## run 1
==> flow/design.v <==
`timescale 1ns / 1ps
module mem32 (
    input Clk,                
    input rst,              
    input wr,         
    input rd,            
    input [3:0] in_add,      
    input [31:0] Data_in_32,  
    output reg [31:0] Data_out_32,  
    output reg valid
);
    reg [7:0] A [0:15];  
    always @(posedge Clk or posedge rst) begin
        if (rst) begin
            Data_out_32 <= 32'b0;
            valid <= 0;
        end else begin
            case ({wr, rd}) 
                2'b10: begin
                    if (in_add <= 12) begin  
                        A[in_add]     <= Data_in_32[7:0];    
                        A[in_add + 1] <= Data_in_32[15:8];   
                        A[in_add + 2] <= Data_in_32[23:16];  
                        A[in_add + 3] <= Data_in_32[31:24];  
                        valid <= 0;
                    end
                end
                2'b01: begin
                    if (in_add <= 12) begin  
                        Data_out_32[7:0]    <= A[in_add];      
                        Data_out_32[15:8]   <= A[in_add + 1];  
                        Data_out_32[23:16]  <= A[in_add + 2];  
                        Data_out_32[31:24]  <= A[in_add + 3]; 
                        valid <= 1; 
                    end else begin
                        Data_out_32 <= 32'b0; 
                        valid <= 0; 
                    end
                end
                default: begin
                    Data_out_32 <= 32'b0;  
                    valid <= 0;
                end
            endcase
        end
    end
endmodule
==> flow/config.mk <==
export PLATFORM = sky130hd
export DESIGN_NAME = mem32
export DESIGN_NICKNAME = mem32
export VERILOG_FILES = /design/flow/design.v
export SDC_FILE = /design/flow/constraint.sdc
export NUM_CORES = 4
export LEC_CHECK = 0
export CAP_MARGIN = 20
export CORE_MARGIN = 2
export CORE_UTILIZATION = 72
export CTS_CLUSTER_DIAMETER = 353
export CTS_CLUSTER_SIZE = 60
export PLACE_DENSITY = 0.35
export SETUP_SLACK_MARGIN = 0.57
export SLEW_MARGIN = 20
export TNS_END_PERCENT = 5
==> flow/constraint.sdc <==
create_clock -name core_clock -period 1.92 [get_ports {Clk}]
set_input_delay 0.3840 -clock core_clock [delete_from_list [all_inputs] [get_ports {Clk}]]
set_output_delay 0.3840 -clock core_clock [all_outputs]
set_load 0.01 [all_outputs]
run.sh (not shown) runs the stock make flow with config.mk's settings and CLKGATE_MAP_FILE=.
Stage in which a tool error killed run 1: clock tree synthesis (4_1_cts).
--- input diff run 1..run 2 ---
==> flow/config.mk <==
export PLATFORM = sky130hd
export DESIGN_NAME = mem32
export DESIGN_NICKNAME = mem32
export VERILOG_FILES = /design/flow/design.v
export SDC_FILE = /design/flow/constraint.sdc
export NUM_CORES = 4
export LEC_CHECK = 0
export CAP_MARGIN = 5
export CORE_ASPECT_RATIO = 1.5
export CORE_MARGIN = 2
export CORE_UTILIZATION = 21
export CTS_CLUSTER_DIAMETER = 79
export CTS_CLUSTER_SIZE = 30
export MAX_ROUTING_LAYER = met4
export MIN_ROUTING_LAYER = met2
export PLACE_DENSITY_LB_ADDON = 0.07
export SLEW_MARGIN = 20
export TNS_END_PERCENT = 45
==> flow/constraint.sdc <==
create_clock -name core_clock -period 3.59 [get_ports {Clk}]
set_input_delay 0.7180 -clock core_clock [delete_from_list [all_inputs] [get_ports {Clk}]]
set_output_delay 0.7180 -clock core_clock [all_outputs]
set_load 0.01 [all_outputs]
Results
- Run 2 | status: complete | timing, DRC, antenna: pass
- The synthesized area on run 2 is in line with that on run 1.
- Between run 1 and run 2, the flow reports number of rows in the core area increasing by more than 100%.
- [run 2 vs run 1] global placer's final weighted congestion: lower in run 2
- Min chip area across run 2 and run 1: run 1
- Run 2 ends up with higher worst setup slack after placement than run 1 does.
[inputs] run 3 vs run 2
diff --git a/flow/config.mk b/flow/config.mk
--- a/flow/config.mk
+++ b/flow/config.mk
@@ -8,8 +8,6 @@
 export CAP_MARGIN = 5
-export CORE_ASPECT_RATIO = 1.5
+export CORE_ASPECT_RATIO = 1.39
 export CORE_MARGIN = 2
 export CORE_UTILIZATION = 21
-export CTS_CLUSTER_DIAMETER = 79
 export CTS_CLUSTER_SIZE = 30
-export MAX_ROUTING_LAYER = met4
 export MIN_ROUTING_LAYER = met2
@@ -17,2 +15 @@
 export SLEW_MARGIN = 20
-export TNS_END_PERCENT = 45
Notes after the runs:
From run 2 to run 3 the numbers moved as follows: post-route clock period utilization rose by 2.8 points; power density over the cells picked up an extra 2.3 nW/um2; total length of routed wires now sits lower. Between run 3 and run 2, the difference in clock-cell share of area is negligible. Overall track demand over capacity in global routing: run 3 vs run 2 down 3.8 points. Sort run 3 and run 2 by critical path arrival, ascending, and run 2 comes first. Diff run 3 and run 2: final non-filler cell area lower in run 3. Via count, run 3 and run 2, higher one = run 2.
What run 4 does differently from run 3 at the input level:
==> flow/config.mk <==
export PLATFORM = sky130hd
export DESIGN_NAME = mem32
export DESIGN_NICKNAME = mem32
export VERILOG_FILES = /design/flow/design.v
export SDC_FILE = /design/flow/constraint.sdc
export NUM_CORES = 4
export LEC_CHECK = 0
export ABC_AREA = 1
export CAP_MARGIN = 20
export CORE_MARGIN = 7
export CORE_UTILIZATION = 40
export CTS_CLUSTER_DIAMETER = 250
export CTS_CLUSTER_SIZE = 61
export PLACE_DENSITY = 0.36
export SETUP_SLACK_MARGIN = 0.99
export SLEW_MARGIN = 20
export TNS_END_PERCENT = 15
==> flow/constraint.sdc <==
create_clock -name core_clock -period 5.0 [get_ports {Clk}]
set_input_delay 1.0000 -clock core_clock [delete_from_list [all_inputs] [get_ports {Clk}]]
set_output_delay 1.0000 -clock core_clock [all_outputs]
set_load 0.01 [all_outputs]
Findings:
The area growth from synthesis to final layout in run 4 was lower than what run 3 gave. Note that the final instance count without filler cells recorded for run 4 amounts to 0.934 times the value seen in run 3. Compared with run 3, run 4 shows core utilization of the finished layout higher by 19 points. NOTE placed instance count run 3->run 4 decreased by a few percent. Delta (run 4 minus run 3): summed area of non-filler cells in the final layout now smaller, post-synthesis instance area now smaller, count of nets after finishing now larger. Run 4: register-to-register setup slack 2.05 ns above run 3.
--- input diff run 4..run 5 ---
==> flow/config.mk <==
export PLATFORM = sky130hd
export DESIGN_NAME = mem32
export DESIGN_NICKNAME = mem32
export VERILOG_FILES = /design/flow/design.v
export SDC_FILE = /design/flow/constraint.sdc
export NUM_CORES = 4
export LEC_CHECK = 0
export CAP_MARGIN = 20
export CORE_ASPECT_RATIO = 1.68
export CORE_MARGIN = 9
export CORE_UTILIZATION = 55
export CTS_CLUSTER_DIAMETER = 330
export CTS_CLUSTER_SIZE = 98
export PLACE_DENSITY = 0.36
export SETUP_SLACK_MARGIN = 0.99
export SLEW_MARGIN = 20
export TNS_END_PERCENT = 5
## What came out
Run 5 gives more count of cell instances traversed by the critical path than run 4 did.
Comparing run 5 and run 4, the lower relative slew slack is on run 5.
Run 4 → run 5: design area rose about 4%, share of total power in the clock network moved up, wire length went up 1.2 mm.
On via density per instance, the higher figure sits with run 5, not run 4.
Internal portion of total power for run 5: about 9% up relative to run 4
Power figures rest on the tool's default switching activity, not on a simulated workload.
